$ cat flow/constraint.sdc
create_clock -name core_clock -period 4.47 [get_ports {clk}]
set_input_delay 0.8940 -clock core_clock [delete_from_list [all_inputs] [get_ports {clk}]]
set_output_delay 0.8940 -clock core_clock [all_outputs]
set_load 0.01 [all_outputs]
$ cat flow/run.sh
#!/bin/bash
# the make line also repeats each setting of config.mk as NAME=value (left out here)
make -C /OpenROAD-flow-scripts/flow DESIGN_CONFIG=/design/flow/config.mk WORK_HOME=/design/flow/orfs CLKGATE_MAP_FILE= finish
$ cat flow/config.mk
export PLATFORM = sky130hd
export DESIGN_NAME = cordic_rot_top
export DESIGN_NICKNAME = cordic_rot_top
export VERILOG_FILES = /design/flow/design.v
export SDC_FILE = /design/flow/constraint.sdc
export NUM_CORES = 4
export LEC_CHECK = 0
export CAP_MARGIN = 20
export CORE_MARGIN = 2
export CORE_UTILIZATION = 70
export CTS_CLUSTER_DIAMETER = 355
export CTS_CLUSTER_SIZE = 20
export SLEW_MARGIN = 20
$ cat flow/design.v
package cordic_pkg;
    localparam int XY_W = 16;
    localparam int ANGLE_W = 32;
    localparam int MAX_ITER = 32;  
    localparam logic signed [31:0] ANG_PI = 32'sh8000_0000;
    localparam logic signed [31:0] ANG_PI_2 = 32'sh4000_0000;
    localparam logic signed [15:0] KINV_Q15 = 16'sd19898;  
    localparam int KINV_SHIFT = 15;
    localparam real PI = 3.14159265358979323846;
    function automatic logic signed [MAX_ITER-1:0] atan_lut(input int unsigned idx);
        case (idx)
          0: atan_lut = 32'sh2000_0000;
          1: atan_lut = 32'sh12E4_051D;
          2: atan_lut = 32'sh09FB_385B;
          3: atan_lut = 32'sh0511_11D4;
          4: atan_lut = 32'sh028B_0D43;
          5: atan_lut = 32'sh0145_77E1;
          6: atan_lut = 32'sh00A2_EC1E;
          7: atan_lut = 32'sh0051_F155;
          8: atan_lut = 32'sh0028_F953;
          9: atan_lut = 32'sh0014_7E6E;
          10: atan_lut = 32'sh000A_7CC8;
          11: atan_lut = 32'sh0005_3E64;
          12: atan_lut = 32'sh0002_9F32;
          13: atan_lut = 32'sh0001_4F99;
          14: atan_lut = 32'sh0000_A7CC;
          15: atan_lut = 32'sh0000_53E6;
          default: atan_lut = 32'sd0;
        endcase
    endfunction
endpackage
module cordic_stage #(
    parameter int XYI = 19,
    parameter int ANGLE_W = 32,
    parameter int I = 0,
    parameter logic MODE = 1'b0  
)(
    input logic clk,
    input logic rst_n,
    input logic ce,
    input logic signed [XYI:0] x_in,
    input logic signed [XYI:0] y_in,
    input logic signed [ANGLE_W-1:0] z_in,
    output logic signed [XYI:0] x_out,
    output logic signed [XYI:0] y_out,
    output logic signed [ANGLE_W-1:0] z_out
);
    typedef enum logic {MODE_ROT = 1'b0, MODE_VEC = 1'b1} cordic_mode_e;
    logic signed [XYI:0] x_shr;
    logic signed [XYI:0] y_shr;
    logic signed [ANGLE_W-1:0] atan_i;
    logic dir;
    always_comb begin
        x_shr = x_in >>> I;
        y_shr = y_in >>> I;
        atan_i = $signed(cordic_pkg::atan_lut(I));
        dir = (MODE == MODE_ROT) ? z_in[ANGLE_W-1] : y_in[XYI];
    end
    always_ff @(posedge clk or negedge rst_n) begin
        if (!rst_n) begin
            x_out <= '0;
            y_out <= '0;
            z_out <= '0;
        end else if (ce) begin
            if (MODE == MODE_ROT) begin
                x_out <= dir ? (x_in + y_shr) : (x_in - y_shr);
                y_out <= dir ? (y_in - x_shr) : (y_in + x_shr);
                z_out <= dir ? (z_in + atan_i) : (z_in - atan_i);
            end else begin
                x_out <= dir ? (x_in - y_shr) : (x_in + y_shr);
                y_out <= dir ? (y_in + x_shr) : (y_in - x_shr);
                z_out <= dir ? (z_in - atan_i) : (z_in + atan_i);
            end
        end
      end
endmodule
module cordic_preproc #(
  parameter int XY_W = 16,
  parameter int XYI = 19,
  parameter int ANGLE_W = 32
)(
  input logic clk,
  input logic rst_n,
  input logic ce,
  input logic load,
  input logic signed [XY_W-1:0] x_in,
  input logic signed [XY_W-1:0] y_in,
  input logic [ANGLE_W-1:0] angle_in,
  output logic signed [XYI:0] x0,
  output logic signed [XYI:0] y0,
  output logic signed [ANGLE_W-1:0] z0
);
  logic signed [ANGLE_W-1:0] ang_s;
  logic [1:0] quadrant;
  logic signed [XYI:0] x_ext, y_ext;
  always_comb begin
    ang_s = $signed(angle_in);
    quadrant = ang_s[ANGLE_W-1 -: 2];
    x_ext = {{(XYI-XY_W+1){x_in[XY_W-1]}}, x_in};
    y_ext = {{(XYI-XY_W+1){y_in[XY_W-1]}}, y_in};
  end
  always_ff @(posedge clk or negedge rst_n) begin
    if (!rst_n) begin
      x0 <= '0;
      y0 <= '0;
      z0 <= '0;
    end else if (ce) begin
      if (load) begin
        unique case (quadrant)
          2'b00, 2'b11: begin
            x0 <= x_ext;
            y0 <= y_ext;
            z0 <= ang_s;
          end
          2'b01: begin
            x0 <= -y_ext;
            y0 <= x_ext;
            z0 <= ang_s - $signed(cordic_pkg::ANG_PI_2);
          end
          2'b10: begin
            x0 <= y_ext;
            y0 <= -x_ext;
            z0 <= ang_s + $signed(cordic_pkg::ANG_PI_2);
          end
        endcase
      end
    end
  end
endmodule
module cordic_rotator #(
    parameter int XY_W = 16,
    parameter int ANGLE_W = 32,
    parameter int ITER = 16,
    parameter int GUARD = 3,
    parameter int GAIN_COMP = 0
)(
    input logic clk,
    input logic rst_n,
    input logic in_valid,
    output logic in_ready,
    input logic signed [XY_W-1:0] x_start,
    input logic signed [XY_W-1:0] y_start,
    input logic signed [ANGLE_W-1:0] angle,
    output logic out_valid,
    input logic out_ready,
    output logic signed [XY_W-1:0] cosine,
    output logic signed [XY_W-1:0] sine
);
    logic stall;
    logic accept;
    assign stall = out_valid && !out_ready;
    assign in_ready = !stall;
    assign accept = in_valid && in_ready;
    logic [ITER:0] vld;
    always_ff @(posedge clk or negedge rst_n) begin
        if (!rst_n) begin
            vld <= '0;
        end else if (!stall) begin
            vld <= {vld[ITER-1:0], accept};
        end
    end
    assign out_valid = vld[ITER];
    localparam int XYI = XY_W + GUARD;
    logic signed [XYI:0] x0;
    logic signed [XYI:0] y0;
    logic signed [ANGLE_W-1:0] z0;
    cordic_preproc #(
        .XY_W(XY_W),
        .XYI(XYI),
        .ANGLE_W(ANGLE_W)
    ) u_preproc (
        .clk(clk),
        .rst_n(rst_n),
        .ce(!stall),
        .load(accept),
        .x_in(x_start),
        .y_in(y_start),
        .angle_in(angle),
        .x0(x0),
        .y0(y0),
        .z0(z0)
    );
    logic signed [XYI:0] x_pipe [0:ITER];
    logic signed [XYI:0] y_pipe [0:ITER];
    logic signed [ANGLE_W-1:0] z_pipe [0:ITER];
    assign x_pipe[0] = x0;
    assign y_pipe[0] = y0;
    assign z_pipe[0] = z0;
    genvar i;
    generate
        for (i = 0; i < ITER; i++) begin : STG
            cordic_stage #(
                .XYI(XYI),
                .ANGLE_W(ANGLE_W),
                .I(i),
                .MODE(1'b0) 
            ) u_stage (
                .clk(clk),
                .rst_n(rst_n),
                .ce(!stall),
                .x_in(x_pipe[i]),
                .y_in(y_pipe[i]),
                .z_in(z_pipe[i]),
                .x_out(x_pipe[i+1]),
                .y_out(y_pipe[i+1]),
                .z_out(z_pipe[i+1])
            );
         end
    endgenerate
    logic signed [XYI:0] cos_raw, sin_raw;
    assign cos_raw = x_pipe[ITER];
    assign sin_raw = y_pipe[ITER];
    localparam int MULT_W = (XYI+1) + 16;
    logic signed [MULT_W-1:0] cos_prod, sin_prod;
    logic signed [XYI:0] cos_sc, sin_sc;
    always_comb begin
        cos_prod = $signed(cos_raw) * $signed(cordic_pkg::KINV_Q15);
        sin_prod = $signed(sin_raw) * $signed(cordic_pkg::KINV_Q15);
        cos_sc = $signed(cos_prod >>> cordic_pkg::KINV_SHIFT);
        sin_sc = $signed(sin_prod >>> cordic_pkg::KINV_SHIFT);
    end
    logic signed [XYI:0] cos_sel, sin_sel;
    always_comb begin
      if (GAIN_COMP) begin
        cos_sel = cos_sc;
        sin_sel = sin_sc;
      end else begin
        cos_sel = cos_raw;
        sin_sel = sin_raw;
      end
    end
    assign cosine = cos_sel[XY_W-1:0];
    assign sine = sin_sel[XY_W-1:0];
endmodule
module cordic_rot_top (
    input logic clk,
    input logic rst_n,
    input logic in_valid,
    output logic in_ready,
    input logic signed [15:0] x_start,
    input logic signed [15:0] y_start,
    input logic signed [31:0] angle,
    output logic out_valid,
    input logic out_ready,
    output logic signed [15:0] cosine,
    output logic signed [15:0] sine
);
    cordic_rotator #(
        .XY_W(16),
        .ANGLE_W(32),
        .ITER(16),
        .GUARD(3),
        .GAIN_COMP(1)
    ) u_rot (
        .clk(clk),
        .rst_n(rst_n),
        .in_valid(in_valid),
        .in_ready(in_ready),
        .x_start(x_start),
        .y_start(y_start),
        .angle(angle),
        .out_valid(out_valid),
        .out_ready(out_ready),
        .cosine(cosine),
        .sine(sine)
    );
endmodule
==> impl_metrics.env, run 1 <==
# yosys + openroad results
export IMPL_status="complete, but fails checks"
export IMPL_failed_checks="setup timing"
export IMPL_common_cells="1,421 x a21oi_1, 1,362 x ha_1, 1,311 x nand2_1"
export IMPL_drtPass1Iterations=7
export IMPL_cp_common_cell="fa_1"
export IMPL_ys_top_logic_family="AND-OR/OR-AND gates"
export IMPL_mux_area_share_pct=0.783
export IMPL_ant_nets=0
export IMPL_grt_max_degree=227
export IMPL_chip_area_sq_um=155000
export IMPL_wl_per_cell_um=19.7
export IMPL_fin_crit_sh_pct=166
export IMPL_htreeDepth=3
export IMPL_antenna_found_initial=6
export IMPL_gp_congestion=1.00
export IMPL_ys_cells=12675
export IMPL_fa_ha_area_share_pct=20.9
export IMPL_placementRows=142
export IMPL_critPathArrivalTime_ns=6.51
export IMPL_grt_pass1_vias=93582
export IMPL_max_stage_delay_ns=0.49
export IMPL_vias=94948
export IMPL_fp_utilization_pct=70.7
export IMPL_skew_ns=0.0528
export IMPL_syn_area_sq_um=106000
export IMPL_pre_cts_ws_ns=-2.66
export IMPL_fin_util_pct=77.0
export IMPL_critical_path_class="reg -> out"
export IMPL_yosysTopAreaCellShare_pct=27.7
export IMPL_synthTopCellsByArea="dfrtp_1 28%, ha_1 16%, a21oi_1 6.7%, xnor2_1 5.8%, fa_1 4.8%"
export IMPL_port_buffers=101
export IMPL_synth_net_count=14361
export IMPL_endpoint="sine[15]"
export IMPL_worstReg2RegStart="u_rot.STG[5].u_stage.y_out[7]"
export IMPL_max_slew_margin_pct=29.0
export IMPL_cts_tree="done"
export IMPL_nFillCells=10734
export IMPL_drtIter0Drc=9021
export IMPL_vias_per_cell=6.32
export IMPL_num_io_pins=102
export IMPL_cp_start_kind="flip-flop"
export IMPL_postSynthAreaPerCell_sq_um=8.38
export IMPL_setup_tns_ns=-80.64
export IMPL_drt_wl_total_um=296000
export IMPL_finalMaxSlewViolations=0
export IMPL_whs_ns=0.132
export IMPL_yosysChipArea_sq_um=106000
export IMPL_cp_slowest_cell="fa_1"
export IMPL_place_detailed_hpwl_um=230000
export IMPL_rsz0062_at_grt="true"
export IMPL_r2r_cells=15
export IMPL_end_kind="output pin"
export IMPL_crit_cells=25
export IMPL_clk_root_buffer_cell="clkbuf_16"
export IMPL_grtUsageTotal_pct=37.4
export IMPL_grt_pass1_wl_um=481000
export IMPL_edf_count=0
export IMPL_yosysMostFrequentCell="a21oi_1"
export IMPL_area_growth_pct=8.89
export IMPL_hp_class="in -> async"
export IMPL_synthCells=12675
export IMPL_cp_max_fo=3
export IMPL_worstMarginPinSlew_ns=1.06
export IMPL_cp_data_required_time_ns=3.58
export IMPL_finalSetupViolations=32
export IMPL_xor_share_pct=10.0
export IMPL_synth_async_sr_flop_share_pct=100
export IMPL_synthAoiAreaFrac_pct=20.9
export IMPL_core_area_sq_um=150000
export IMPL_num_nets_final=14675
export IMPL_synth_top_flop_cell="dfrtp_1"
export IMPL_path_buffers=6
export IMPL_clk_latency_ns=0.74
export IMPL_synth_distinct_cells=90
export IMPL_top_area_cell="dfrtp_1"
export IMPL_synth_flop_count=1175
export IMPL_cts_max_path_buffers=3
export IMPL_crit_family="adder cells"
export IMPL_max_freq_ghz=0.135
export IMPL_clk_pin_slew_worst_paths_ns=0.09
export IMPL_crit_start="u_rot.STG[15].u_stage.y_out[8]"
export IMPL_die_x_um=394
export IMPL_openroad_warnings=129
export IMPL_fin_ws_ns=-2.93
export IMPL_simple_gate_share_pct=15.6
export IMPL_ys_seq_share_pct=27.7
export IMPL_drc=0
export IMPL_chipHeight_um=394
export IMPL_grt_overflow_total=0
export IMPL_final_hold_viol_count=0
export IMPL_rrSetupSlack_ns=0.08
export IMPL_cap_violations=0
export IMPL_r2r_end="u_rot.STG[6].u_stage.x_out[18]"
export IMPL_ys_warn_count=24
export IMPL_numCtsBuffers=68
export IMPL_fin_crit_ns=7.40
export IMPL_cts_sinks=1175
[metal layers]
metal	part of all wire [%]	global-route usage, %	up-vias
met3	7.6	5.72	707
met1	42	50.8	45728
met5	0.027	0	-
li1	-	-	44935
met2	46	61.2	3568
met4	3.9	12.7	10
[per-stage QoR]
step           cell area [sq um]  instances
5_1_grt                   116000      15019
4_1_cts                   115000      15010
3_3_place_gp              113000      14900
6_report                  116000      15020
3_5_place_dp              113000      14900
2_1_floorplan             107000      12675
[repair_timing]
item / 4_1_cts / 5_1_grt
endpoints found under the hold margin: 0 / 0
setup endpoints to repair: 32 / 80
resized: 183 / 104
pin swaps: 57 / 27
hold buffers: 0 / 0
setup buffers: 27 / 17
[cell type report]
| type | instances | area, sq um | share of cell area (%) |
|---|---|---|---|
| well taps | 2016 | 2520 | 2.18 |
| repair buffers | 615 | 5240 | 4.53 |
| diodes | 1 | 2.50 | 0.00216 |
| multi-input cells | 10306 | 73500 | 63.5 |
| flip-flops and latches | 1175 | 29400 | 25.4 |
| inverters | 823 | 3100 | 2.68 |
| clock inverters | 8 | 163 | 0.141 |
| clock buffers | 76 | 1730 | 1.50 |
==> run 2, diff against run 1 <==
ABC_AREA = 1   (was default)
CORE_UTILIZATION = 72   (was 70)
CTS_CLUSTER_DIAMETER = 223   (was 355)
CTS_CLUSTER_SIZE = default   (was 20)
PLACE_DENSITY_LB_ADDON = 0.21   (was default)
clock period = 5.72 ns   (was 4.47 ns; I/O delays follow)
==> run 2 against run 1 <==
  * Still fails the layout checks on setup timing
  * Register-to-register slack better by 1.6 ns
  * Global-route usage rose by 6.0 points
  * Setup slack improved by 1.4 ns
  * Wire length increased by 34%
  * Cell count increased by 43%
  * Critical path depth shrank 5
  * Clock-buffer cell count increased by 100
  * Die area rose by 14%
  * Critical endpoint is now cosine[15]
  * Largest cell class unchanged
==> impl_metrics.env, run 2 <==
# yosys + openroad results
export IMPL_status="complete, but fails checks"
export IMPL_failed_checks="setup timing"
export IMPL_grt_overflow_total=0
export IMPL_yosysChipArea_sq_um=125000
export IMPL_ant_nets=0
export IMPL_place_inst=21182
export IMPL_gp_congestion=1.05
export IMPL_drtIter0Drc=15620
export IMPL_synthCells=18757
export IMPL_fin_util_pct=80.3
export IMPL_fp_utilization_pct=72.7
export IMPL_cp_common_cell="fa_1"
export IMPL_fin_crit_ns=7.21
export IMPL_placementRows=152
export IMPL_cts_max_path_buffers=3
export IMPL_finalMaxSlewViolations=0
export IMPL_vias_per_cell=6.12
export IMPL_synthTopCellsByArea="dfrtp_1 24%, nand2_1 16%, ha_1 14%, inv_1 7.2%, o21ai_0 5.5%"
export IMPL_crit_family="adder cells"
export IMPL_vias=131551
export IMPL_numCtsBuffers=139
export IMPL_synth_async_sr_flop_share_pct=100
export IMPL_rrSetupSlack_ns=1.72
export IMPL_finalSetupViolations=32
export IMPL_grt_pass1_vias=123080
export IMPL_ys_cells=18757
export IMPL_clk_root_buffer_cell="clkbuf_16"
export IMPL_drt_wl_total_um=397000
export IMPL_num_io_pins=102
export IMPL_drc=0
export IMPL_openroad_warnings=130
export IMPL_cp_start_kind="flip-flop"
export IMPL_whs_ns=0.254
export IMPL_yosysMostFrequentCell="nand2_1"
export IMPL_area_growth_pct=10.5
export IMPL_max_slew_margin_pct=20.3
export IMPL_crit_start="u_rot.STG[15].u_stage.x_out[14]"
export IMPL_num_nets_final=20771
export IMPL_fin_crit_sh_pct=126
export IMPL_ctsHoldBuffers=0
export IMPL_r2r_end="u_rot.STG[6].u_stage.x_out[13]"
export IMPL_critPathArrivalTime_ns=6.06
export IMPL_rsz0062_at_grt="true"
export IMPL_common_cells="5,424 x nand2_1, 2,399 x inv_1, 1,551 x nor2_1"
export IMPL_hp_class="in -> async"
export IMPL_max_freq_ghz=0.139
export IMPL_synth_flop_count=1175
export IMPL_wl_per_cell_um=18.4
export IMPL_simple_gate_share_pct=30.0
export IMPL_fin_ws_ns=-1.49
export IMPL_htreeDepth=4
export IMPL_final_hold_viol_count=0
export IMPL_place_area_sq_um=131000
export IMPL_fa_ha_area_share_pct=17.7
export IMPL_ys_top_logic_family="simple AND/OR/NAND/NOR gates"
export IMPL_cp_slowest_cell="fa_1"
export IMPL_fin_cells=21508
export IMPL_pre_cts_ws_ns=-0.964
export IMPL_cp_max_fo=5
export IMPL_antenna_found_initial=5
export IMPL_postSynthAreaPerCell_sq_um=6.67
export IMPL_cp_data_required_time_ns=4.58
export IMPL_synthAoiAreaFrac_pct=15.1
export IMPL_drtPass1Iterations=9
export IMPL_cts_sinks=1175
export IMPL_end_kind="output pin"
export IMPL_syn_area_sq_um=125000
export IMPL_path_buffers=5
export IMPL_top_area_cell="dfrtp_1"
export IMPL_skew_ns=0.0331
export IMPL_synth_distinct_cells=65
export IMPL_ys_warn_count=24
export IMPL_core_area_sq_um=172000
export IMPL_port_buffers=101
export IMPL_yosysTopAreaCellShare_pct=23.5
export IMPL_path_cells="ha_1 > buf_4 > xor2_1 > ha_1 > fa_1 > fa_1 > fa_1 > inv_1 > fa_1 > inv_1 > ha_4 > nand2_2 > nor2_2 > and3_4 > nand2_2 > nand3_4 > inv_2 > nand2_1 > nand2_1 > buf_2"
export IMPL_chipHeight_um=421
export IMPL_place_detailed_hpwl_um=303000
export IMPL_stdcell_area_sq_um=138000
export IMPL_max_stage_delay_ns=0.61
export IMPL_cap_violations=0
export IMPL_critical_path_class="reg -> out"
export IMPL_clk_pin_slew_worst_paths_ns=0.06
export IMPL_clk_latency_ns=0.82
export IMPL_ys_seq_share_pct=23.5
export IMPL_mux_area_share_pct=0
export IMPL_crit_cells=20
export IMPL_grtUsageTotal_pct=43.4
export IMPL_endpoint="cosine[15]"
export IMPL_die_x_um=421
export IMPL_xor_share_pct=5.16
export IMPL_cts_tree="done"
export IMPL_synth_top_flop_cell="dfrtp_1"
export IMPL_grt_max_degree=227
export IMPL_grt_pass1_wl_um=628000
export IMPL_synth_net_count=20443
export IMPL_worstReg2RegStart="u_rot.STG[5].u_stage.z_out[31]"
export IMPL_edf_count=0
export IMPL_r2r_cells=14
export IMPL_chip_area_sq_um=177000
export IMPL_worstMarginPinSlew_ns=1.20
run 2: routing by layer:
| layer | GRT usage [%] | up-vias | share of wire (%) |
|---|---|---|---|
| li1 | - | 62318 | - |
| met5 | 0 | - | 0.0058 |
| met4 | 19.3 | 6 | 5.3 |
| met3 | 8.44 | 1395 | 10 |
| met1 | 57.6 | 60729 | 40 |
| met2 | 69.0 | 7103 | 44 |
run 2: cell type report:
cell class,instances,area (sq um)
fill,12595,34000
inverter,2411,9060
multi-input combinational,14826,87500
antenna,2,5.00
sequential,1175,29400
timing repair buffer,532,4520
clock buffer,176,3890
clock inverter,76,840
tap,2310,2890
run 2: metrics by stage:
stage,setup TNS [ns]
floorplan,-0.0400
global placement,-23.69
detailed placement,-25.15
CTS,-31.99
global route,-41.16
finish,-35.64
run 2: repair_timing:
item / 4_1_cts / 5_1_grt
pin swaps: 198 / 116
gates resized: 491 / 151
setup buffers: 58 / 19
endpoints found under the setup margin: 32 / 32
==> run 3, diff against run 2 <==
ABC_AREA = default   (was 1)
CORE_UTILIZATION = 71   (was 72)
CTS_CLUSTER_DIAMETER = 79   (was 223)
PLACE_DENSITY_LB_ADDON = default   (was 0.21)
clock period = 6.79 ns   (was 5.72 ns; I/O delays follow)
==> run 3 against run 2 <==
  * Via count decreased by 28%
  * Non-clock buffer count decreased by 114
  * Cell count decreased by 31%
  * Sequential share of layout area increased by 3.9 points
  * Clock-buffer cell count increased by 17
  * Core utilization decreased by 1.5 points
  * Still fails the layout checks on setup timing
  * Synthesized cell count decreased by 32%
  * Die area decreased by 14%
  * Setup slack improved by 0.43 ns
==> impl_metrics.env, run 3 <==
# yosys + openroad results
export IMPL_grtUsageTotal_pct=37.8
export IMPL_worst_hold_path_endpoint="u_rot.STG[11].u_stage.z_out[0]"
export IMPL_cts_max_path_buffers=3
export IMPL_clk_latency_ns=0.81
export IMPL_grt_pass1_wl_um=475000
export IMPL_drtPass1Iterations=6
export IMPL_drc=0
export IMPL_die_x_um=391
export IMPL_cp_max_fo=6
export IMPL_hp_start="u_rot.STG[11].u_stage.z_out[0]"
export IMPL_endpoint="sine[15]"
export IMPL_max_freq_ghz=0.127
export IMPL_fin_ws_ns=-1.05
export IMPL_wl_per_cell_um=19.6
export IMPL_num_io_pins=102
export IMPL_max_slew_margin_pct=22.7
export IMPL_cp_common_cell="fa_1"
export IMPL_syn_area_sq_um=106000
export IMPL_flop_area_sq_um=29400
export IMPL_clk_root_buffer_cell="clkbuf_16"
export IMPL_chipHeight_um=391
export IMPL_cap_violations=0
export IMPL_fa_ha_area_share_pct=20.9
export IMPL_logic_area_sq_um=73000
export IMPL_path_buffers=5
export IMPL_end_kind="output pin"
export IMPL_simple_gate_share_pct=15.6
export IMPL_place_inst=14615
export IMPL_fin_crit_sh_pct=116
export IMPL_drt_wl_total_um=292000
export IMPL_path_cells="ha_4 > xor2_1 > ha_2 > inv_2 > fa_1 > inv_1 > fa_1 > fa_1 > inv_2 > fa_1 > inv_1 > ha_1 > and2_4 > a221oi_2 > o31a_1 > a21oi_2 > o21ai_2 > a21boi_2 > nand2_2 > a31oi_4 > a211o_1 > a21oi_2 > xnor2_1 > buf_2"
export IMPL_ys_seq_share_pct=27.7
export IMPL_crit_cells=24
export IMPL_mux_area_share_pct=0.783
export IMPL_fp_utilization_pct=71.7
export IMPL_yosysTopAreaCellShare_pct=27.7
export IMPL_vias=94680
export IMPL_critical_path_class="reg -> out"
export IMPL_grt_pass1_vias=93331
export IMPL_port_buffers=101
export IMPL_ys_cells=12675
export IMPL_cts_tree="done"
export IMPL_hp_class="reg -> reg"
export IMPL_grt_max_degree=212
export IMPL_rsz0062_at_grt="true"
export IMPL_synth_top_flop_cell="dfrtp_1"
export IMPL_grt_overflow_total=0
export IMPL_pre_cts_ws_ns=-0.919
export IMPL_xor_share_pct=10.0
export IMPL_finalMaxSlewViolations=0
export IMPL_synth_distinct_cells=90
export IMPL_r2r_end="u_rot.STG[8].u_stage.z_out[29]"
export IMPL_ant_nets=0
export IMPL_num_nets_final=14550
export IMPL_fin_crit_ns=7.84
export IMPL_postSynthAreaPerCell_sq_um=8.38
export IMPL_cp_slowest_cell="fa_1"
export IMPL_cts_sinks=1175
export IMPL_rrSetupSlack_ns=1.29
export IMPL_placementRows=141
export IMPL_drtIter0Drc=8443
export IMPL_cp_start_kind="flip-flop"
export IMPL_synth_net_count=14361
export IMPL_critPathArrivalTime_ns=6.49
export IMPL_openroad_warnings=138
export IMPL_finalSetupViolations=32
export IMPL_numCtsBuffers=140
export IMPL_place_detailed_hpwl_um=219000
export IMPL_crit_start="u_rot.STG[15].u_stage.y_out[7]"
export IMPL_yosysChipArea_sq_um=106000
export IMPL_final_hold_viol_count=0
export IMPL_r2r_cells=12
export IMPL_clk_pin_slew_worst_paths_ns=0.06
export IMPL_status="complete, but fails checks"
export IMPL_common_cells="1,421 x a21oi_1, 1,362 x ha_1, 1,311 x nand2_1"
export IMPL_area_growth_pct=9.79
export IMPL_synth_flop_count=1175
export IMPL_crit_family="adder cells"
export IMPL_max_stage_delay_ns=0.56
export IMPL_stdcell_area_sq_um=117000
export IMPL_worstReg2RegStart="u_rot.STG[7].u_stage.z_out[31]"
export IMPL_core_area_sq_um=148000
export IMPL_skew_ns=0.0411
export IMPL_cp_data_required_time_ns=5.43
export IMPL_nFillCells=10249
export IMPL_setup_tns_ns=-20.61
export IMPL_yosysMostFrequentCell="a21oi_1"
export IMPL_gp_congestion=1.00
export IMPL_edf_count=0
export IMPL_fin_cells=14913
export IMPL_ys_warn_count=24
export IMPL_ys_top_logic_family="AND-OR/OR-AND gates"
export IMPL_failed_checks="setup timing"
export IMPL_antenna_found_initial=3
export IMPL_top_area_cell="dfrtp_1"
export IMPL_synthAoiAreaFrac_pct=20.9
export IMPL_vias_per_cell=6.35
export IMPL_chip_area_sq_um=153000
export IMPL_synthTopCellsByArea="dfrtp_1 28%, ha_1 16%, a21oi_1 6.7%, xnor2_1 5.8%, fa_1 4.8%"
export IMPL_synthCells=12675
export IMPL_synth_async_sr_flop_share_pct=100
export IMPL_htreeDepth=4
export IMPL_hold_path_depth=2
export IMPL_place_area_sq_um=111000
export IMPL_worstMarginPinSlew_ns=1.14
## run 3: what timing repair did
action	CTS	global route
buffers inserted	24	20
resized	221	51
hold buffers	0	0
pin swaps	77	59
setup endpoints to repair	32	32
## run 3: metal layers
layer  part of all wire [%]  vias up  GRT usage (%)
met5                 0.0082        -              0
met4                    3.3        4           12.5
met3                    8.0      700           5.42
met2                     47     3588           62.5
met1                     42    45547           51.2
li1                       -    44841              -
## run 3: per-stage QoR
step           hold WS, ns  util, %
2_1_floorplan        0.430        -
4_1_cts              0.470     78.5
5_1_grt              0.493     78.7
6_report             0.465     78.7
3_3_place_gp         0.451     74.8
3_5_place_dp         0.455     74.8
## run 3: area by class of cell
cell class	count	share of cell area, %
tap	1930	2.07
multi-input combinational	10306	62.6
inverter	823	2.65
clock inverter	67	0.924
sequential	1175	25.2
antenna	1	0.00215
timing repair buffer	418	3.05
clock buffer	193	3.45
==> run 4, diff against run 3 <==
CAP_MARGIN = 5   (was 20)
CORE_UTILIZATION = 72   (was 71)
HOLD_SLACK_MARGIN = -0.09   (was default)
SETUP_SLACK_MARGIN = 1.47   (was default)
TNS_END_PERCENT = 5   (was default)
clock period = 4.99 ns   (was 6.79 ns; I/O delays follow)
==> run 4 against run 3 <==
  * Register-to-register slack got worse by 0.61 ns
  * Highest routed layer unchanged
  * Sequential share of layout area decreased by 1.0 points
  * Cell count increased by 0.26%
  * Still fails the layout checks on setup timing
  * Synthesized cell count unchanged
==> impl_metrics.env, run 4 <==
# yosys + openroad results
export IMPL_status="complete, but fails checks"
export IMPL_failed_checks="setup timing"
export IMPL_clk_latency_ns=0.84
export IMPL_grt_pass1_vias=97220
export IMPL_yosysTopAreaCellShare_pct=27.7
export IMPL_area_growth_pct=14.9
export IMPL_cts_max_path_buffers=3
export IMPL_max_freq_ghz=0.132
export IMPL_cts_tree="done"
export IMPL_synth_top_flop_cell="dfrtp_1"
export IMPL_ant_nets=0
export IMPL_endpoint="sine[15]"
export IMPL_htreeDepth=4
export IMPL_hp_class="in -> async"
export IMPL_fin_ws_ns=-2.60
export IMPL_num_io_pins=102
export IMPL_skew_ns=0.0645
export IMPL_clk_root_buffer_cell="clkbuf_16"
export IMPL_top_area_cell="dfrtp_1"
export IMPL_place_area_sq_um=112000
export IMPL_fin_cells=14952
export IMPL_r2r_end="u_rot.STG[6].u_stage.x_out[19]"
export IMPL_synth_distinct_cells=90
export IMPL_fin_crit_ns=7.59
export IMPL_drtPass1Iterations=7
export IMPL_fp_utilization_pct=72.7
export IMPL_chipHeight_um=388
export IMPL_critPathArrivalTime_ns=6.59
export IMPL_cp_start_kind="flip-flop"
export IMPL_grt_max_degree=166
export IMPL_ys_cells=12675
export IMPL_grt_pass1_wl_um=502000
export IMPL_synthTopCellsByArea="dfrtp_1 28%, ha_1 16%, a21oi_1 6.7%, xnor2_1 5.8%, fa_1 4.8%"
export IMPL_end_kind="output pin"
export IMPL_r2r_cells=18
export IMPL_openroad_warnings=140
export IMPL_synthCells=12675
export IMPL_fa_ha_area_share_pct=20.9
export IMPL_drt_wl_total_um=319000
export IMPL_vias=98457
export IMPL_chip_area_sq_um=151000
export IMPL_postSynthAreaPerCell_sq_um=8.38
export IMPL_setup_tns_ns=-68.88
export IMPL_wl_per_cell_um=21.4
export IMPL_core_area_sq_um=146000
export IMPL_cp_slowest_cell="fa_1"
export IMPL_drc=0
export IMPL_simple_gate_share_pct=15.6
export IMPL_critical_path_class="reg -> out"
export IMPL_port_buffers=101
export IMPL_gp_congestion=0.997
export IMPL_edf_count=0
export IMPL_clk_pin_slew_worst_paths_ns=0.06
export IMPL_worstMarginPinSlew_ns=1.00
export IMPL_synth_async_sr_flop_share_pct=100
export IMPL_mux_area_share_pct=0.783
export IMPL_synthAoiAreaFrac_pct=20.9
export IMPL_fin_crit_sh_pct=152
export IMPL_grtUsageTotal_pct=40.5
export IMPL_cap_violations=0
export IMPL_ys_top_logic_family="AND-OR/OR-AND gates"
export IMPL_place_inst=14666
export IMPL_numCtsBuffers=139
export IMPL_max_slew_margin_pct=33.2
export IMPL_ys_warn_count=24
export IMPL_antenna_found_initial=6
export IMPL_num_nets_final=14604
export IMPL_final_hold_viol_count=0
export IMPL_rrSetupSlack_ns=0.68
export IMPL_placementRows=140
export IMPL_drtIter0Drc=10643
export IMPL_stdcell_area_sq_um=122000
export IMPL_cp_data_required_time_ns=3.99
export IMPL_ys_seq_share_pct=27.7
export IMPL_crit_family="adder cells"
export IMPL_path_cells="ha_4 > xor2_2 > ha_4 > inv_2 > fa_1 > inv_2 > fa_2 > fa_1 > inv_2 > fa_1 > inv_1 > ha_1 > and2_4 > a221oi_2 > o31a_1 > a21oi_4 > o21ai_4 > a21boi_2 > nand2_2 > a31oi_4 > a211o_1 > a21oi_2 > xnor2_2 > buf_2"
export IMPL_finalMaxSlewViolations=0
export IMPL_vias_per_cell=6.58
export IMPL_cts_sinks=1175
export IMPL_place_detailed_hpwl_um=226000
export IMPL_cp_max_fo=6
export IMPL_synth_net_count=14361
export IMPL_pre_cts_ws_ns=-2.25
export IMPL_synth_flop_count=1175
export IMPL_crit_start="u_rot.STG[15].u_stage.y_out[7]"
export IMPL_syn_area_sq_um=106000
export IMPL_rsz0062_at_grt="true"
export IMPL_crit_cells=24
export IMPL_ctsHoldBuffers=0
export IMPL_max_stage_delay_ns=0.54
export IMPL_grt_overflow_total=0
export IMPL_path_buffers=5
export IMPL_common_cells="1,421 x a21oi_1, 1,362 x ha_1, 1,311 x nand2_1"
export IMPL_yosysChipArea_sq_um=106000
export IMPL_die_x_um=388
export IMPL_yosysMostFrequentCell="a21oi_1"
export IMPL_finalSetupViolations=32
export IMPL_xor_share_pct=10.0
export IMPL_worstReg2RegStart="u_rot.STG[5].u_stage.y_out[7]"
-- run 4: routing by layer --
layer  wire, um  share of wire (%)  GRT usage (%)  vias up
li1           -                  -              -    44989
met1     125000                 39           52.5    47372
met2     149000                 47           66.4     4883
met3      29300                9.2           7.38     1207
met4      16300                5.1           17.9        6
met5         34              0.011              0        -
-- run 4: final cells by class --
cell class                 instances  area [sq um]
timing repair buffer             473          4270
multi-input combinational      10306         77700
clock inverter                    66          1090
tap                             1917          2400
clock buffer                     188          3890
inverter                         823          3150
fill                            8523         24000
antenna                            4          10.0
sequential                      1175         29600
-- run 4: timing repair --
| action | 4_1_cts | 5_1_grt |
|---|---|---|
| pin swaps | 265 | 427 |
| setup buffers | 16 | 12 |
| resized | 742 | 631 |
| hold endpoints to repair | 0 | 0 |
| setup endpoints to repair | 449 | 429 |
-- run 4: metrics by stage --
step                      util, %  hold slack [ns]
final                        83.6           0.0856
after global routing         83.6            0.136
after CTS                    81.6            0.185
after detailed placement     76.4            0.456
after global placement       76.4            0.449
after floorplan                 -            0.430
==> run 5, diff against run 4 <==
ABC_AREA = 0   (was default)
CAP_MARGIN = 20   (was 5)
CORE_ASPECT_RATIO = 2.0   (was default)
CORE_MARGIN = 8   (was 2)
CORE_UTILIZATION = 65   (was 72)
CTS_CLUSTER_DIAMETER = 68   (was 79)
GPL_ROUTABILITY_DRIVEN = 1   (was default)
GPL_TIMING_DRIVEN = 0   (was default)
HOLD_SLACK_MARGIN = default   (was -0.09)
MAX_ROUTING_LAYER = met4   (was default)
MIN_ROUTING_LAYER = met1   (was default)
SETUP_SLACK_MARGIN = 2.25   (was 1.47)
SLEW_MARGIN = 30   (was 20)
TNS_END_PERCENT = default   (was 5)
clock period = 11.9 ns   (was 4.99 ns; I/O delays follow)
==> run 5 against run 4 <==
  * Now clean on timing, DRC and antenna
  * Clock-buffer cell count shrank 49
  * Cell count up 1.5%
  * Critical path type unchanged
==> impl_metrics.env, run 5 <==
# yosys + openroad results
export IMPL_r2r_end="u_rot.STG[9].u_stage.z_out[30]"
export IMPL_synth_top_flop_cell="dfrtp_1"
export IMPL_drt_wl_total_um=362000
export IMPL_wl_met3_um=24500
export IMPL_numCtsBuffers=111
export IMPL_drc=0
export IMPL_ys_top_logic_family="AND-OR/OR-AND gates"
export IMPL_vias=95773
export IMPL_crit_family="adder cells"
export IMPL_fa_ha_area_share_pct=20.9
export IMPL_wl_per_cell_um=23.8
export IMPL_r2r_cells=13
export IMPL_cp_max_fo=7
export IMPL_synthAoiAreaFrac_pct=20.9
export IMPL_cts_sinks=1175
export IMPL_grtUsageTotal_pct=41.3
export IMPL_placementRows=210
export IMPL_worstReg2RegStart="u_rot.STG[8].u_stage.z_out[31]"
export IMPL_end_kind="output pin"
export IMPL_ys_warn_count=24
export IMPL_hp_start="u_rot.vld[11]"
export IMPL_openroad_warnings=135
export IMPL_cap_violations=0
export IMPL_pre_cts_ws_ns=1.84
export IMPL_drtIter0Drc=7740
export IMPL_chipHeight_um=588
export IMPL_gp_congestion=1.05
export IMPL_rrSetupSlack_ns=5.79
export IMPL_finalSetupViolations=0
export IMPL_die_x_um=302
export IMPL_clk_pin_slew_worst_paths_ns=0.07
export IMPL_clk_root_buffer_cell="clkbuf_16"
export IMPL_mux_area_share_pct=0.783
export IMPL_highest_layer="met4"
export IMPL_num_io_pins=102
export IMPL_chip_area_sq_um=177000
export IMPL_endpoint="cosine[14]"
export IMPL_hold_path_depth=2
export IMPL_synthTopCellsByArea="dfrtp_1 28%, ha_1 16%, a21oi_1 6.7%, xnor2_1 5.8%, fa_1 4.8%"
export IMPL_cp_start_kind="flip-flop"
export IMPL_final_hold_viol_count=0
export IMPL_synth_net_count=14361
export IMPL_status="finished clean"
export IMPL_route_met2_wl_um=164000
export IMPL_xor_share_pct=10.0
export IMPL_setup_tns_ns=0
export IMPL_synth_distinct_cells=90
export IMPL_edf_count=0
export IMPL_grt_max_degree=130
export IMPL_htreeDepth=3
export IMPL_finalMaxSlewViolations=0
export IMPL_top_area_cell="dfrtp_1"
export IMPL_max_slew_margin_pct=22.2
export IMPL_m1WireLength_um=133000
export IMPL_fin_crit_ns=9.54
export IMPL_syn_area_sq_um=106000
export IMPL_vias_per_cell=6.31
export IMPL_synth_async_sr_flop_share_pct=100
export IMPL_fp_utilization_pct=65.2
export IMPL_worst_hold_path_endpoint="u_rot.vld[11]"
export IMPL_synthCells=12675
export IMPL_fin_ws_ns=2.36
export IMPL_ys_cells=12675
export IMPL_cts_max_path_buffers=3
export IMPL_grt_pass1_wl_um=549000
export IMPL_place_detailed_hpwl_um=287000
export IMPL_core_area_sq_um=163000
export IMPL_antenna_found_initial=13
export IMPL_clk_latency_ns=0.78
export IMPL_cts_tree="done"
export IMPL_critical_path_class="reg -> out"
export IMPL_common_cells="1,421 x a21oi_1, 1,362 x ha_1, 1,311 x nand2_1"
export IMPL_yosysTopAreaCellShare_pct=27.7
export IMPL_hp_class="reg -> reg"
export IMPL_rsz0062_at_grt="true"
export IMPL_max_stage_delay_ns=0.64
export IMPL_critPathArrivalTime_ns=7.16
export IMPL_ant_nets=0
export IMPL_nFillCells=13339
export IMPL_path_cells="ha_4 > xor2_1 > ha_1 > a21oi_2 > fa_1 > fa_1 > inv_1 > fa_1 > inv_1 > fa_1 > inv_1 > ha_1 > a21o_1 > a21o_1 > a21oi_2 > o21ai_0 > inv_1 > a21oi_2 > o41ai_4 > o211ai_1 > o41ai_2 > buf_4 > xnor2_1 > clkdlybuf4s50_1"
export IMPL_num_nets_final=14631
export IMPL_max_freq_ghz=0.105
export IMPL_yosysChipArea_sq_um=106000
export IMPL_path_buffers=6
export IMPL_grt_overflow_total=0
export IMPL_skew_ns=0.0340
export IMPL_drtPass1Iterations=8
export IMPL_fin_crit_sh_pct=80.2
export IMPL_cp_slowest_cell="dfrtp_4"
export IMPL_synth_flop_count=1175
export IMPL_ys_seq_share_pct=27.7
export IMPL_port_buffers=100
export IMPL_postSynthAreaPerCell_sq_um=8.38
export IMPL_crit_cells=24
export IMPL_crit_start="u_rot.STG[15].u_stage.x_out[6]"
export IMPL_simple_gate_share_pct=15.6
export IMPL_cp_data_required_time_ns=9.52
export IMPL_yosysMostFrequentCell="a21oi_1"
export IMPL_whs_ns=0.471
export IMPL_worstMarginPinSlew_ns=1.16
export IMPL_grt_pass1_vias=93008
export IMPL_area_growth_pct=8.65
[run 5: cell type report]
type	instances	area [sq um]	area share, %
antenna	19	47.5	0.0412
inverter	823	3090	2.68
multi-input combinational	10306	72600	62.9
tap	2120	2650	2.30
sequential	1175	29400	25.5
timing repair buffer	157	2210	1.92
clock inverter	68	851	0.737
clock buffer	139	3030	2.63
buffer	371	1500	1.30
[run 5: layer usage]
layer / vias up / GRT usage, %
met5: - / -
met4: 0 / 35.7
met3: 1230 / 6.59
met2: 3646 / 64.1
met1: 45894 / 46.2
li1: 45003 / -
[run 5: stage by stage]
step                util, %  cells  instance area [sq um]
detailed placement     68.2  14937                 111000
CTS                    70.7  15151                 115000
global route           70.8  15168                 115000
floorplan                 -  12675                 106000
global placement       67.5  14895                 110000
finish                 70.9  15178                 115000
[run 5: timing repair]
| item | CTS | global route |
|---|---|---|
| endpoints found under the setup margin | 14 | 13 |
| hold buffers | 0 | 0 |
| pin swaps | 4 | 6 |
| buffers inserted | 7 | 8 |
| cloned | 0 | 0 |
| hold endpoints to repair | 0 | 0 |
| resized | 23 | 25 |
==> run 6, diff against run 5 <==
ABC_AREA = default   (was 0)
CAP_MARGIN = 5   (was 20)
CELL_PAD_IN_SITES_GLOBAL_PLACEMENT = 1   (was default)
CORE_ASPECT_RATIO = default   (was 2.0)
CORE_MARGIN = 2   (was 8)
CORE_UTILIZATION = 40   (was 65)
CTS_CLUSTER_DIAMETER = 50   (was 68)
GPL_ROUTABILITY_DRIVEN = default   (was 1)
MAX_ROUTING_LAYER = met5   (was met4)
PLACE_DENSITY_LB_ADDON = 0.13   (was default)
SETUP_SLACK_MARGIN = -0.36   (was 2.25)
SLEW_MARGIN = 20   (was 30)
clock period = 8.86 ns   (was 11.9 ns; I/O delays follow)
==> run 6 against run 5 <==
  * Now fails the layout checks on setup timing
  * Sequential share of layout area decreased by 1.0 points
  * Core utilization decreased by 25 points
  * Area after synthesis unchanged
  * Critical path type unchanged
  * Largest cell class unchanged
  * Non-clock buffer count increased by 15
  * Clock-buffer cell count increased by 88
  * Global-route usage decreased by 11 points
  * First-iteration DRC count decreased by 22%
==> impl_metrics.env, run 6 <==
# yosys + openroad results
export IMPL_core_area_sq_um=265000
export IMPL_gp_congestion=0.936
export IMPL_grt_pass1_vias=95117
export IMPL_htreeDepth=4
export IMPL_skew_ns=0.0732
export IMPL_flop_area_sq_um=29400
export IMPL_edf_count=0
export IMPL_max_freq_ghz=0.112
export IMPL_nFillCells=26130
export IMPL_ys_seq_share_pct=27.7
export IMPL_yosysTopAreaCellShare_pct=27.7
export IMPL_hp_start="u_rot.vld[6]"
export IMPL_fp_utilization_pct=40.2
export IMPL_synth_async_sr_flop_share_pct=100
export IMPL_ys_cells=12675
export IMPL_logic_area_sq_um=72700
export IMPL_chipHeight_um=519
export IMPL_postSynthAreaPerCell_sq_um=8.38
export IMPL_cp_slowest_cell="clkdlybuf4s50_1"
export IMPL_status="complete, but fails checks"
export IMPL_cap_violations=0
export IMPL_clk_pin_slew_worst_paths_ns=0.06
export IMPL_crit_cells=21
export IMPL_critical_path_class="reg -> out"
export IMPL_r2r_cells=14
export IMPL_synth_net_count=14361
export IMPL_fin_crit_sh_pct=101
export IMPL_area_growth_pct=13.3
export IMPL_vias_per_cell=5.66
export IMPL_cp_max_fo=6
export IMPL_num_io_pins=102
export IMPL_chip_area_sq_um=270000
export IMPL_ant_nets=0
export IMPL_r2r_end="u_rot.STG[7].u_stage.z_out[29]"
export IMPL_max_stage_delay_ns=0.57
export IMPL_clk_latency_ns=0.90
export IMPL_num_nets_final=14740
export IMPL_place_area_sq_um=113000
export IMPL_final_hold_viol_count=0
export IMPL_cts_max_path_buffers=4
export IMPL_stdcell_area_sq_um=120000
export IMPL_place_detailed_hpwl_um=334000
export IMPL_crit_start="u_rot.STG[15].u_stage.y_out[14]"
export IMPL_worstReg2RegStart="u_rot.STG[6].u_stage.z_out[31]"
export IMPL_drc=0
export IMPL_ys_top_logic_family="AND-OR/OR-AND gates"
export IMPL_antenna_found_initial=32
export IMPL_vias=94722
export IMPL_grt_overflow_total=0
export IMPL_hold_path_depth=2
export IMPL_common_cells="1,421 x a21oi_1, 1,362 x ha_1, 1,311 x nand2_1"
export IMPL_drtPass1Iterations=6
export IMPL_xor_share_pct=10.0
export IMPL_fin_ws_ns=-0.0466
export IMPL_synth_distinct_cells=90
export IMPL_worstMarginPinSlew_ns=1.22
export IMPL_syn_area_sq_um=106000
export IMPL_path_buffers=5
export IMPL_finalMaxSlewViolations=0
export IMPL_numCtsBuffers=205
export IMPL_placementRows=189
export IMPL_openroad_warnings=113
export IMPL_end_kind="output pin"
export IMPL_wl_per_cell_um=24.6
export IMPL_worst_hold_path_endpoint="u_rot.vld[6]"
export IMPL_die_x_um=519
export IMPL_cts_tree="done"
export IMPL_cts_sinks=1175
export IMPL_mux_area_share_pct=0.783
export IMPL_synth_flop_count=1175
export IMPL_grt_max_degree=139
export IMPL_drt_wl_total_um=413000
export IMPL_grt_pass1_wl_um=613000
export IMPL_ys_warn_count=24
export IMPL_synthAoiAreaFrac_pct=20.9
export IMPL_finalSetupViolations=5
export IMPL_synthTopCellsByArea="dfrtp_1 28%, ha_1 16%, a21oi_1 6.7%, xnor2_1 5.8%, fa_1 4.8%"
export IMPL_cp_common_cell="fa_1"
export IMPL_critPathArrivalTime_ns=7.13
export IMPL_fa_ha_area_share_pct=20.9
export IMPL_clk_root_buffer_cell="clkbuf_16"
export IMPL_synthCells=12675
export IMPL_simple_gate_share_pct=15.6
export IMPL_crit_family="adder cells"
export IMPL_failed_checks="setup timing"
export IMPL_fin_crit_ns=8.91
export IMPL_path_cells="ha_4 > inv_1 > fa_1 > inv_1 > fa_1 > fa_1 > fa_1 > inv_1 > fa_1 > inv_1 > ha_1 > a21o_1 > a211oi_1 > nand2b_1 > o21ai_4 > a21boi_2 > nand2_1 > a31oi_4 > a211o_1 > xor2_1 > clkdlybuf4s50_1"
export IMPL_cp_start_kind="flip-flop"
export IMPL_yosysMostFrequentCell="a21oi_1"
export IMPL_hp_class="reg -> reg"
export IMPL_endpoint="sine[14]"
export IMPL_grtUsageTotal_pct=30.1
export IMPL_port_buffers=100
export IMPL_drtIter0Drc=6032
export IMPL_top_area_cell="dfrtp_1"
export IMPL_cp_data_required_time_ns=7.09
export IMPL_synth_top_flop_cell="dfrtp_1"
export IMPL_max_slew_margin_pct=18.4
export IMPL_rrSetupSlack_ns=2.60
export IMPL_yosysChipArea_sq_um=106000
run 6: stage by stage:
stage / hold slack (ns) / instances / util (%) / setup TNS (ns) / setup WS [ns]
2_1_floorplan: 0.430 / 12675 / - / 0 / 1.28
3_3_place_gp: 0.450 / 16308 / 42.2 / - / -50.18
3_5_place_dp: 0.456 / 16354 / 42.7 / -3.76 / -0.975
4_1_cts: 0.468 / 16733 / 45.4 / -4.38 / -0.360
5_1_grt: 0.490 / 16746 / 45.5 / -5.39 / -0.381
6_report: 0.465 / 16750 / 45.5 / -0.125 / -0.0466
run 6: per-layer routing:
layer | track usage [%] | part of all wire [%] | up-vias
li1 | - | - | 45324
met4 | 14.1 | 5.4 | 4
met3 | 3.01 | 4.2 | 739
met5 | 0 | 0.0068 | -
met2 | 52.4 | 48 | 2320
met1 | 37.4 | 42 | 46335
run 6: repair_timing:
action | 4_1_cts | 5_1_grt
buffers inserted | 14 | 10
pin swaps | 4 | 7
setup endpoints to repair | 22 | 17
resized | 53 | 48
hold buffers | 0 | 0
endpoints found under the hold margin | 0 | 0
run 6: layout make-up:
class | instances | share of cell area [%]
sequential | 1175 | 24.4
tap | 3533 | 3.67
buffer | 371 | 1.25
inverter | 823 | 2.57
timing repair buffer | 172 | 1.92
antenna | 5 | 0.0104
clock buffer | 227 | 4.41
multi-input combinational | 10306 | 60.4
clock inverter | 138 | 1.36
==> run 7, diff against run 6 <==
CAP_MARGIN = 15   (was 5)
CELL_PAD_IN_SITES_GLOBAL_PLACEMENT = default   (was 1)
CORE_UTILIZATION = 72   (was 40)
CTS_CLUSTER_DIAMETER = 27   (was 50)
CTS_CLUSTER_SIZE = 43   (was default)
GPL_TIMING_DRIVEN = default   (was 0)
HOLD_SLACK_MARGIN = -0.1   (was default)
MAX_ROUTING_LAYER = met4   (was met5)
MIN_ROUTING_LAYER = default   (was met1)
PLACE_DENSITY_LB_ADDON = default   (was 0.13)
SETUP_SLACK_MARGIN = 1.36   (was -0.36)
clock period = 4.66 ns   (was 8.86 ns; I/O delays follow)
==> run 7 against run 6 <==
  * The run now fails in global routing
  * Die area decreased by 44%
  * Synthesized cell count unchanged
  * Area after synthesis did not move
==> impl_metrics.env, run 7 <==
# yosys + openroad results
export IMPL_ys_warn_count=24
export IMPL_xor_share_pct=10.0
export IMPL_clk_root_buffer_cell="clkbuf_16"
export IMPL_place_detailed_hpwl_um=227000
export IMPL_grt_overflow_total=16
export IMPL_yosysMostFrequentCell="a21oi_1"
export IMPL_yosysTopAreaCellShare_pct=27.7
export IMPL_synth_flop_count=1175
export IMPL_synth_net_count=14361
export IMPL_grtUsageTotal_pct=61.3
export IMPL_common_cells="1,421 x a21oi_1, 1,362 x ha_1, 1,311 x nand2_1"
export IMPL_syn_area_sq_um=106000
export IMPL_status="did not finish"
export IMPL_gp_congestion=1.00
export IMPL_num_io_pins=102
export IMPL_top_area_cell="dfrtp_1"
export IMPL_mux_area_share_pct=0.783
export IMPL_chipHeight_um=388
export IMPL_cts_sinks=1175
export IMPL_placementRows=140
export IMPL_cts_max_path_buffers=4
export IMPL_postSynthAreaPerCell_sq_um=8.38
export IMPL_firstError="[ERROR GRT-0116] Global routing finished with congestion. Check the congestion regions in the DRC Viewer."
export IMPL_yosysChipArea_sq_um=106000
export IMPL_fa_ha_area_share_pct=20.9
export IMPL_edf_count=0
export IMPL_place_area_sq_um=113000
export IMPL_synthCells=12675
export IMPL_numCtsBuffers=323
export IMPL_die_x_um=388
export IMPL_ys_seq_share_pct=27.7
export IMPL_simple_gate_share_pct=15.6
export IMPL_htreeDepth=5
export IMPL_fp_utilization_pct=72.7
export IMPL_core_area_sq_um=146000
export IMPL_synth_distinct_cells=90
export IMPL_synth_async_sr_flop_share_pct=100
export IMPL_port_buffers=101
export IMPL_synth_top_flop_cell="dfrtp_1"
export IMPL_stop_stage="global routing"
export IMPL_synthAoiAreaFrac_pct=20.9
export IMPL_ys_cells=12675
export IMPL_ys_top_logic_family="AND-OR/OR-AND gates"
export IMPL_chip_area_sq_um=151000
export IMPL_synthTopCellsByArea="dfrtp_1 28%, ha_1 16%, a21oi_1 6.7%, xnor2_1 5.8%, fa_1 4.8%"
export IMPL_ctsHoldBuffers=0
## run 7: through the flow
step | setup WS (ns) | std cells | util (%) | TNS, ns
global placement | -2.31 | 14687 | 77.3 | -59.46
detailed placement | -2.41 | 14687 | 77.3 | -62.24
CTS | -3.00 | 15428 | 86.9 | -81.13
floorplan | -1.54 | 12675 | - | -34.24
## run 7: metal layers
metal,GRT usage (%),overflow
met5,-,-
met4,50.2,9
met3,37.0,2
met2,80.6,4
met1,65.1,1
## run 7: repair_timing
action	CTS
gates cloned	2
endpoints found under the setup margin	510
resized	544
setup buffers	171
pin swaps	239
==> run 8, diff against run 7 <==
CAP_MARGIN = 20   (was 15)
CTS_CLUSTER_DIAMETER = 355   (was 27)
CTS_CLUSTER_SIZE = 20   (was 43)
HOLD_SLACK_MARGIN = default   (was -0.1)
MAX_ROUTING_LAYER = default   (was met4)
PLACE_DENSITY_LB_ADDON = 0.26   (was default)
SETUP_SLACK_MARGIN = -0.21   (was 1.36)
clock period = 3.15 ns   (was 4.66 ns; I/O delays follow)
==> run 8 against run 7 <==
  * The run again fails in global routing
  * Area after synthesis is the same
  * Die area is the same
  * Synthesized cell count is the same
==> impl_metrics.env, run 8 <==
# yosys + openroad results
export IMPL_status="did not finish"
export IMPL_stop_stage="global routing"
export IMPL_firstError="[ERROR GRT-0116] Global routing finished with congestion. Check the congestion regions in the DRC Viewer."
export IMPL_synth_async_sr_flop_share_pct=100
export IMPL_die_x_um=388
export IMPL_grtUsageTotal_pct=98.4
export IMPL_synthCells=12675
export IMPL_synthTopCellsByArea="dfrtp_1 28%, ha_1 16%, a21oi_1 6.7%, xnor2_1 5.8%, fa_1 4.8%"
export IMPL_grt_overflow_total=7631
export IMPL_clk_root_buffer_cell="clkbuf_16"
export IMPL_yosysChipArea_sq_um=106000
export IMPL_top_area_cell="dfrtp_1"
export IMPL_place_detailed_hpwl_um=283000
export IMPL_common_cells="1,421 x a21oi_1, 1,362 x ha_1, 1,311 x nand2_1"
export IMPL_placementRows=140
export IMPL_yosysMostFrequentCell="a21oi_1"
export IMPL_pre_cts_ws_ns=-3.89
export IMPL_ys_top_logic_family="AND-OR/OR-AND gates"
export IMPL_ys_seq_share_pct=27.7
export IMPL_simple_gate_share_pct=15.6
export IMPL_ys_warn_count=24
export IMPL_synth_net_count=14361
export IMPL_xor_share_pct=10.0
export IMPL_port_buffers=101
export IMPL_num_io_pins=102
export IMPL_synthAoiAreaFrac_pct=20.9
export IMPL_edf_count=0
export IMPL_cts_max_path_buffers=3
export IMPL_cts_sinks=1175
export IMPL_synth_distinct_cells=90
export IMPL_fa_ha_area_share_pct=20.9
export IMPL_fp_utilization_pct=72.7
export IMPL_htreeDepth=3
export IMPL_mux_area_share_pct=0.783
export IMPL_yosysTopAreaCellShare_pct=27.7
export IMPL_syn_area_sq_um=106000
export IMPL_chip_area_sq_um=151000
export IMPL_ys_cells=12675
export IMPL_chipHeight_um=388
export IMPL_synth_top_flop_cell="dfrtp_1"
export IMPL_synth_flop_count=1175
export IMPL_numCtsBuffers=68
export IMPL_postSynthAreaPerCell_sq_um=8.38
export IMPL_gp_congestion=1.04
export IMPL_core_area_sq_um=146000
-- run 8: repair_timing --
action	in CTS
pin swaps	819
endpoints found under the hold margin	16
buffers inserted	461
resized	1386
gates cloned	3
hold buffers	1
setup endpoints to repair	360
-- run 8: per-stage QoR --
stage | hold slack (ns) | instances | cell area [sq um]
after floorplan | 0.334 | 12675 | 108000
after global placement | 0.447 | 16712 | 129000
after detailed placement | 0.452 | 16712 | 129000
after CTS | 0.400 | 17205 | 139000
-- run 8: metal layers --
metal	GRT usage, %	GRT overflow
met4	106	1946
met2	114	4936
met1	91.6	330
met5	75.0	61
met3	87.4	358
==> run 9, diff against run 8 <==
CAP_MARGIN = 15   (was 20)
CTS_CLUSTER_DIAMETER = 27   (was 355)
CTS_CLUSTER_SIZE = default   (was 20)
PLACE_DENSITY_LB_ADDON = default   (was 0.26)
SETUP_SLACK_MARGIN = 1.36   (was -0.21)
clock period = 4.71 ns   (was 3.15 ns; I/O delays follow)
==> run 9 against run 8 <==
  * The flow again stops in global routing
  * Synthesized cell count stayed put
  * Area after synthesis stayed put
  * Die area stayed put
==> impl_metrics.env, run 9 <==
# yosys + openroad results
export IMPL_status="did not finish"
export IMPL_stop_stage="global routing"
export IMPL_firstError="[ERROR GRT-0232] Routing congestion too high. Check the congestion heatmap in the GUI."
export IMPL_yosysMostFrequentCell="a21oi_1"
export IMPL_edf_count=0
export IMPL_synth_net_count=14361
export IMPL_yosysChipArea_sq_um=106000
export IMPL_synth_top_flop_cell="dfrtp_1"
export IMPL_fp_utilization_pct=72.7
export IMPL_syn_area_sq_um=106000
export IMPL_placementRows=140
export IMPL_ys_warn_count=24
export IMPL_postSynthAreaPerCell_sq_um=8.38
export IMPL_num_io_pins=102
export IMPL_chip_area_sq_um=151000
export IMPL_synth_distinct_cells=90
export IMPL_mux_area_share_pct=0.783
export IMPL_ys_cells=12675
export IMPL_grt_overflow_total=360
export IMPL_common_cells="1,421 x a21oi_1, 1,362 x ha_1, 1,311 x nand2_1"
export IMPL_grtUsageTotal_pct=67.0
export IMPL_synth_flop_count=1175
export IMPL_synthCells=12675
export IMPL_place_area_sq_um=113000
export IMPL_yosysTopAreaCellShare_pct=27.7
export IMPL_ctsHoldBuffers=0
export IMPL_place_inst=14683
export IMPL_pre_cts_ws_ns=-2.35
export IMPL_ys_seq_share_pct=27.7
export IMPL_xor_share_pct=10.0
export IMPL_top_area_cell="dfrtp_1"
export IMPL_cts_sinks=1175
export IMPL_ys_top_logic_family="AND-OR/OR-AND gates"
export IMPL_cts_max_path_buffers=4
export IMPL_simple_gate_share_pct=15.6
export IMPL_synthTopCellsByArea="dfrtp_1 28%, ha_1 16%, a21oi_1 6.7%, xnor2_1 5.8%, fa_1 4.8%"
export IMPL_die_x_um=388
export IMPL_synth_async_sr_flop_share_pct=100
export IMPL_gp_congestion=1.00
export IMPL_numCtsBuffers=323
export IMPL_chipHeight_um=388
export IMPL_fa_ha_area_share_pct=20.9
export IMPL_core_area_sq_um=146000
export IMPL_place_detailed_hpwl_um=226000
export IMPL_htreeDepth=5
export IMPL_port_buffers=101
export IMPL_clk_root_buffer_cell="clkbuf_16"
export IMPL_synthAoiAreaFrac_pct=20.9
run 9: layer usage:
metal	track usage, %	overflow
met3	47.7	30
met4	52.8	121
met1	72.9	49
met2	85.3	156
met5	30.0	4
run 9: stage by stage:
step / util (%) / setup TNS, ns
floorplan: - / -32.96
global placement: 77.4 / -58.76
detailed placement: 77.4 / -61.19
CTS: 87.0 / -81.51
run 9: what timing repair did:
item	in CTS
endpoints found under the setup margin	469
setup buffers	167
pin swaps	235
gates resized	546
endpoints found under the hold margin	0
gates cloned	2
